Design AuctionSearch, start of the top module:
module AuctionSearch(
  input         clock,
  input         reset,
  output        io_rewardIn_0_ready,
  input         io_rewardIn_0_valid,
  input  [7:0]  io_rewardIn_0_reward,
  input  [10:0] io_rewardIn_0_idx,
  input         io_rewardIn_0_last,
  output [10:0] io_agentIdx_0,
  input  [7:0]  io_price_0,
  output        io_rewardIn_1_ready,
  input         io_rewardIn_1_valid,
  input  [7:0]  io_rewardIn_1_reward,
  input  [10:0] io_rewardIn_1_idx,
  output [10:0] io_agentIdx_1,
  input  [7:0]  io_price_1,
  output        io_rewardIn_2_ready,
  input         io_rewardIn_2_valid,
  input  [7:0]  io_rewardIn_2_reward,
  input  [10:0] io_rewardIn_2_idx,
  output [10:0] io_agentIdx_2,
  input  [7:0]  io_price_2,
  output        io_rewardIn_3_ready,
  input         io_rewardIn_3_valid,
  input  [7:0]  io_rewardIn_3_reward,
  input  [10:0] io_rewardIn_3_idx,
  output [10:0] io_agentIdx_3,
  input  [7:0]  io_price_3,
  output        io_rewardIn_4_ready,
  input         io_rewardIn_4_valid,
  input  [7:0]  io_rewardIn_4_reward,
  input  [10:0] io_rewardIn_4_idx,
  output [10:0] io_agentIdx_4,
  input  [7:0]  io_price_4,
  output        io_rewardIn_5_ready,
  input         io_rewardIn_5_valid,
  input  [7:0]  io_rewardIn_5_reward,
  input  [10:0] io_rewardIn_5_idx,
  output [10:0] io_agentIdx_5,
  input  [7:0]  io_price_5,
  output        io_rewardIn_6_ready,
  input         io_rewardIn_6_valid,
  input  [7:0]  io_rewardIn_6_reward,
  input  [10:0] io_rewardIn_6_idx,
  output [10:0] io_agentIdx_6,
  input  [7:0]  io_price_6,
  output        io_rewardIn_7_ready,
  input         io_rewardIn_7_valid,
  input  [7:0]  io_rewardIn_7_reward,
  input  [10:0] io_rewardIn_7_idx,
  output [10:0] io_agentIdx_7,
  input  [7:0]  io_price_7,
  input         io_resultOut_ready,
  output        io_resultOut_valid,
  output [10:0] io_resultOut_winner,
  output [7:0]  io_resultOut_bid
);
Size in the first run: ~6100 cells after synthesis, ~1000 flip-flops, ~340 I/O pins, roughly 0.048 mm² of cells after synthesis.
export LEC_CHECK = 0
export CAP_MARGIN = 25
export CORE_MARGIN = 2
export CORE_UTILIZATION = 72
export GPL_ROUTABILITY_DRIVEN = 0
export HOLD_SLACK_MARGIN = 0.29
export MAX_ROUTING_LAYER = met4
export MIN_ROUTING_LAYER = met1
export SETUP_SLACK_MARGIN = 0.52
export SLEW_MARGIN = 20
export TNS_END_PERCENT = 25
create_clock -name core_clock -period 4.56 [get_ports {clock}]
run.sh (not shown) runs the stock make flow with config.mk's settings and CLKGATE_MAP_FILE=.
Next try:
- CAP_MARGIN: 25 -> 20
- GPL_ROUTABILITY_DRIVEN: 0 -> default
- HOLD_SLACK_MARGIN: 0.29 -> default
- MAX_ROUTING_LAYER: met4 -> default
- MIN_ROUTING_LAYER: met1 -> default
- PLACE_DENSITY: default -> 0.79
- SETUP_SLACK_MARGIN: 0.52 -> default
- TNS_END_PERCENT: 25 -> 5
- clock period: 4.56 -> 3.25 ns (I/O delays scaled with it)
After rerunning: With this change the flow ran to the end with violations: negative setup slack. Power climbs by 44%. First-iteration DRC count increases by 39%. Routed wire length grows by 22%.
Next try:
- CORE_UTILIZATION: 72 -> 25
- PLACE_DENSITY: 0.79 -> 0.6
- TNS_END_PERCENT: 5 -> default
- clock period: 3.25 -> 3.8 ns (I/O delays scaled with it)
Now the flow passed the timing, DRC and antenna checks.
Synthesized cell count is unchanged.
Area after synthesis is unchanged.
Total power came out lower by about 15%.
Clock skew stays flat.
Core utilization goes down by 58 points.
Count of clock-buffer cells in the layout grows by 12.
First-iteration DRC count falls by about 60%.
Cell area barely changes.
Wire length drops by about 12%.
Next try:
- ABC_AREA: default -> 1
- CORE_UTILIZATION: 25 -> 72
- CTS_CLUSTER_DIAMETER: default -> 249
- clock period: 3.8 -> 2.72 ns (I/O delays scaled with it)
Effect: This time the run finished but fails on negative setup slack. Worst setup slack gets worse by 280 ps. Wire length went up by 20%. Clock power goes up by 35%. Sequential cell count is unchanged. Sequential share of layout area is lower by 2.0 points. Design area increases by 6.7%. Core utilization goes up by 58 points. Final cell count shrinks by 2.3%.

exp/ember:
AuctionSearch again, from the RTL that the note above started with.
==> flow/config.mk <==
export PLATFORM = sky130hd
export DESIGN_NAME = AuctionSearch
export DESIGN_NICKNAME = AuctionSearch
export VERILOG_FILES = /design/flow/design.v
export SDC_FILE = /design/flow/constraint.sdc
export NUM_CORES = 4
export LEC_CHECK = 0
export CAP_MARGIN = 25
export CORE_MARGIN = 2
export CORE_UTILIZATION = 70
export CTS_CLUSTER_SIZE = 46
export GPL_ROUTABILITY_DRIVEN = 1
export MAX_ROUTING_LAYER = met4
export MIN_ROUTING_LAYER = met1
export SETUP_SLACK_MARGIN = -0.27
export SLEW_MARGIN = 20
export TNS_END_PERCENT = 70
==> flow/constraint.sdc <==
create_clock -name core_clock -period 2.7 [get_ports {clock}]
set_input_delay 0.5400 -clock core_clock [delete_from_list [all_inputs] [get_ports {clock}]]
set_output_delay 0.5400 -clock core_clock [all_outputs]
set_load 0.01 [all_outputs]
exp/ember -> stages 100% | layout checks FAIL | max-capacitance violations, max-slew violations, negative setup slack
Changes in exp/juniper relative to exp/ember:
Settings: removing SETUP_SLACK_MARGIN (formerly -0.27); removing GPL_ROUTABILITY_DRIVEN (formerly 1); changing CAP_MARGIN from 25 to 20; removing TNS_END_PERCENT (formerly 70); removing MAX_ROUTING_LAYER (formerly met4); removing CTS_CLUSTER_SIZE (formerly 46); removing MIN_ROUTING_LAYER (formerly met1); changing CORE_UTILIZATION from 70 to 71; changing the clock period (ns, I/O delays scaled along) from 2.7 to 3.2.
Findings:
exp/juniper ran in full, but the layout does not pass; the checks complain about negative setup slack.
exp/juniper vs exp/ember: wire length of the first global-routing pass down by a few percent
Going from exp/ember to exp/juniper, the logic depth of the worst setup path including buffers was found to have gone up by 1.
Looking at final hold slack, exp/juniper sits 0.12 ns above exp/ember.
Diff exp/ember -> exp/juniper | tally of clock buffers in the finished layout | down by a few percent
Diff exp/ember -> exp/juniper | count of non-CTS buffers in the layout | down by more than a quarter
--- input diff exp/juniper..exp/nickel ---
Settings: PLACE_DENSITY: unset -> 0.6; CORE_UTILIZATION: 71 -> 9; the clock period (ns, I/O delays scaled along): 3.2 -> 4.15.
Results
Final checks on exp/juniper, whose flow otherwise completed, came back failing, citing negative setup slack.
exp/nickel went all the way through the flow, and no timing, DRC or antenna check failed.
Changes observed in exp/nickel relative to exp/juniper: count of placed standard cells in the final layout, fillers left out shows an increase of about 80%; number of cells traversed by the worst register-to-register path -4; combinational gate count flat; peak ir drop on the vdd network went down.
In the flow results for exp/nickel and exp/juniper, the logic depth of the worst path, buffers included is larger on exp/juniper.
### exp/nickel -> exp/xenon
Settings: a change of CORE_UTILIZATION from 9 to 71; a deleted PLACE_DENSITY that had been 0.6; an added SETUP_SLACK_MARGIN of -0.2; a change of the clock period (ns, I/O delays scaled along) from 4.15 to 2.12.
--- outcome ---
exp/xenon: it failed during clock tree synthesis, and the tool reported DPL-0033.
exp/nickel → exp/xenon: global placer's final weighted congestion now sits higher; post-synthesis share of cell area spent on xor and xnor gates held; instance count of the mapped netlist ~0 delta; height of the die has decreased.
Relative to exp/nickel, die span in x has decreased by 64% in exp/xenon.

Starting RTL as in the previous note.
export LEC_CHECK = 0
export ABC_AREA = 1
export CAP_MARGIN = 5
export CORE_MARGIN = 4
export CORE_UTILIZATION = 26
export CTS_CLUSTER_SIZE = 95
export GPL_ROUTABILITY_DRIVEN = 0
export MAX_ROUTING_LAYER = met4
export MIN_ROUTING_LAYER = met1
export SETUP_SLACK_MARGIN = 0.9
export SLEW_MARGIN = 20
export TNS_END_PERCENT = 25
create_clock -name core_clock -period 3.53 [get_ports {clock}]
The first run produced a clean layout.
Next try:
ABC_AREA = unset   (was 1)
CAP_MARGIN = 25   (was 5)
CORE_MARGIN = 2   (was 4)
CORE_UTILIZATION = 70   (was 26)
CTS_CLUSTER_SIZE = unset   (was 95)
HOLD_SLACK_MARGIN = 0.11   (was unset)
SETUP_SLACK_MARGIN = unset   (was 0.9)
clock period = 4.56 ns   (was 3.53 ns; I/O delays follow)
Outcome: Routed wire length is lower by 17%. First-iteration DRC count came out higher by 28%. Power fell by 35%. Clock skew drops by 0.0087 ns. Area after synthesis is lower by 5.6%. Non-clock buffer count came out lower by 173.
Next try:
CORE_UTILIZATION = 72   (was 70)
HOLD_SLACK_MARGIN = 0.29   (was 0.11)
SETUP_SLACK_MARGIN = -0.38   (was unset)
clock period = 3.74 ns   (was 4.56 ns; I/O delays follow)
Result: Now the flow completed and failed the layout checks on setup timing. Total power went up by about a fifth. Worst setup slack loses 0.43 ns. Wire length went up slightly.

Starting RTL as in the previous note.
Design AuctionSearch, start of the top module:
module AuctionSearch(
  input         clock,
  input         reset,
  output        io_rewardIn_0_ready,
  input         io_rewardIn_0_valid,
  input  [7:0]  io_rewardIn_0_reward,
  input  [10:0] io_rewardIn_0_idx,
  input         io_rewardIn_0_last,
  output [10:0] io_agentIdx_0,
  input  [7:0]  io_price_0,
  output        io_rewardIn_1_ready,
  input         io_rewardIn_1_valid,
  input  [7:0]  io_rewardIn_1_reward,
  input  [10:0] io_rewardIn_1_idx,
  output [10:0] io_agentIdx_1,
  input  [7:0]  io_price_1,
  output        io_rewardIn_2_ready,
  input         io_rewardIn_2_valid,
  input  [7:0]  io_rewardIn_2_reward,
  input  [10:0] io_rewardIn_2_idx,
  output [10:0] io_agentIdx_2,
  input  [7:0]  io_price_2,
  output        io_rewardIn_3_ready,
  input         io_rewardIn_3_valid,
  input  [7:0]  io_rewardIn_3_reward,
  input  [10:0] io_rewardIn_3_idx,
  output [10:0] io_agentIdx_3,
  input  [7:0]  io_price_3,
  output        io_rewardIn_4_ready,
  input         io_rewardIn_4_valid,
  input  [7:0]  io_rewardIn_4_reward,
  input  [10:0] io_rewardIn_4_idx,
  output [10:0] io_agentIdx_4,
  input  [7:0]  io_price_4,
  output        io_rewardIn_5_ready,
  input         io_rewardIn_5_valid,
  input  [7:0]  io_rewardIn_5_reward,
  input  [10:0] io_rewardIn_5_idx,
  output [10:0] io_agentIdx_5,
  input  [7:0]  io_price_5,
  output        io_rewardIn_6_ready,
  input         io_rewardIn_6_valid,
  input  [7:0]  io_rewardIn_6_reward,
  input  [10:0] io_rewardIn_6_idx,
  output [10:0] io_agentIdx_6,
  input  [7:0]  io_price_6,
  output        io_rewardIn_7_ready,
  input         io_rewardIn_7_valid,
  input  [7:0]  io_rewardIn_7_reward,
  input  [10:0] io_rewardIn_7_idx,
  output [10:0] io_agentIdx_7,
  input  [7:0]  io_price_7,
  input         io_resultOut_ready,
  output        io_resultOut_valid,
  output [10:0] io_resultOut_winner,
  output [7:0]  io_resultOut_bid
);
==> flow/config.mk <==
export PLATFORM = sky130hd
export DESIGN_NAME = AuctionSearch
export DESIGN_NICKNAME = AuctionSearch
export VERILOG_FILES = /design/flow/design.v
export SDC_FILE = /design/flow/constraint.sdc
export NUM_CORES = 4
export LEC_CHECK = 0
export CAP_MARGIN = 20
export CORE_MARGIN = 2
export CORE_UTILIZATION = 40
export CTS_CLUSTER_SIZE = 92
export HOLD_SLACK_MARGIN = 0.05
export MAX_ROUTING_LAYER = met4
export PLACE_DENSITY = 0.6
export SLEW_MARGIN = 20
==> flow/constraint.sdc <==
create_clock -name core_clock -period 4.0 [get_ports {clock}]
set_input_delay 0.8000 -clock core_clock [delete_from_list [all_inputs] [get_ports {clock}]]
set_output_delay 0.8000 -clock core_clock [all_outputs]
set_load 0.01 [all_outputs]
==> next run, changes <==
- CAP_MARGIN: 20 -> 25
- CELL_PAD_IN_SITES_DETAIL_PLACEMENT: unset -> 1
- CELL_PAD_IN_SITES_GLOBAL_PLACEMENT: unset -> 1
- CORE_UTILIZATION: 40 -> 72
- CTS_CLUSTER_DIAMETER: unset -> 89
- CTS_CLUSTER_SIZE: 92 -> 88
- HOLD_SLACK_MARGIN: 0.05 -> -0.05
- MAX_ROUTING_LAYER: met4 -> unset
- MIN_ROUTING_LAYER: unset -> met1
- PLACE_DENSITY: 0.6 -> unset
- SETUP_SLACK_MARGIN: unset -> 0.84
- SLEW_MARGIN: 20 -> 35
=> This time the run ended with an error in 3_1_place_gp_skip_io with GPL-0301. Die area drops by well over a third. Area after synthesis is unchanged. Synthesized cell count stays the same.

run A:
Starting RTL as in the previous note.
export LEC_CHECK = 0
export CAP_MARGIN = 20
export CELL_PAD_IN_SITES_GLOBAL_PLACEMENT = 0
export CORE_MARGIN = 8
export CORE_UTILIZATION = 41
export MAX_ROUTING_LAYER = met5
export MIN_ROUTING_LAYER = met2
export PLACE_DENSITY = 0.9
export SLEW_MARGIN = 10
create_clock -name core_clock -period 6.45 [get_ports {clock}]
diff inputs: run A => run B
- SLEW_MARGIN changed from 10 to 20
- CELL_PAD_IN_SITES_GLOBAL_PLACEMENT removed (was 0)
- CORE_UTILIZATION changed from 41 to 21
- CORE_MARGIN changed from 8 to 2
- PLACE_DENSITY changed from 0.9 to 0.6
- MAX_ROUTING_LAYER removed (was met5)
- MIN_ROUTING_LAYER removed (was met2)
- the clock period (ns, I/O delays scaled along) changed from 6.45 to 4.52
## What came out
- Run B: PASS, flow complete, no timing, DRC or antenna violations
- Delta (run B minus run A): clock tree buffer count of the final layout now larger, tally of filler cells in the layout now larger, filler-free cell count of the finished design now larger.
- In run B the slew at the pin closest to its max-slew limit turned out 0.040 ns lower than in run A.
- Run A has a higher logic share of the area than run B.
- Est. power | run B vs run A | run B higher
- As far as cell depth of the worst setup path goes, run B and run A are indistinguishable; the numbers are identical.
- Setup WNS run A -> run B: worse
- Looking at register-to-register slack across both flows, run B is the weaker of the two, with run A ahead.
The inputs of run C differ from those of run B as listed below.
- swapping 21 for 40 in CORE_UTILIZATION
- swapping 4.52 for 3.67 in the clock period (ns, I/O delays scaled along)
Findings:
Between run C and run B, it is run C whose final clock period utilization by the worst path is lower, by 0.82 points. Comparing run C and run B, sequential power is higher on run C. Delta (run C minus run B): number of antenna violations at the first check in global routing now sits higher, biggest cell delay along the critical path now sits lower, register-to-register path setup slack now sits lower. The via count in run C sits about 0.65% above the value recorded for run B. Run C vs run B: number of cells in the design after placement down. Diff run B -> run C: number of logic gates about even, core occupancy in the finished layout rose 23 points. Run C vs run B — HPWL after detailed placement dropped slightly.
### run C -> run D
- swapping 40 for 68 in CORE_UTILIZATION
- putting ABC_AREA at 1 where nothing was set
- swapping 3.67 for 3.25 in the clock period (ns, I/O delays scaled along)
### Flow results
Re length in cells of the worst reg-to-reg path: run D and run C aren't equal, and the higher value belongs to run D.
[compare] base=run C new=run D: critical path depth has decreased, actual slew at the worst max-slew pin has decreased, core utilization has increased.
Run C ended up with AND-OR/OR-AND gates as its largest combinational cell category by area; run D ended up with simple AND/OR/NAND/NOR gates.
Comparing run D and run C, final total power is higher on run D.
NOTE: global-route met3 utilization in run D exceeds that of run C
Looking at met2 usage in global routing, run D sits 21 points higher than run C does.
Summary of run D over run C: area of the mapped netlist shows an increase of 2900 um^2, die area shows a reduction of 46,000 um^2, number of buffers created by CTS shows a reduction of about 6%.
### run D -> run E
- SETUP_SLACK_MARGIN now 0.6, previously not set
- ABC_AREA no longer set, was 1
- PLACE_DENSITY no longer set, was 0.6
- CORE_UTILIZATION now 71, was 68
- the clock period (ns, I/O delays scaled along) now 2.11, was 3.25
==> results <==
- Status: run E FAILED at 5_1_grt (tool error)
- CTS buffer count ends up lower on run E.
- Going from run D to run E, distinct cell type count after synthesis went up, area after synthesis went down, synthesized cell count went down, cell resize tally after clock tree synthesis went up, total cell area reported by yosys after synthesis went down.
- In the metrics for run E and run D, the one carrying the lower die outline width is run E.
- Number of hold-repair buffers added at the cts stage: run E vs run D identical
Power and IR drop assume default switching activity.
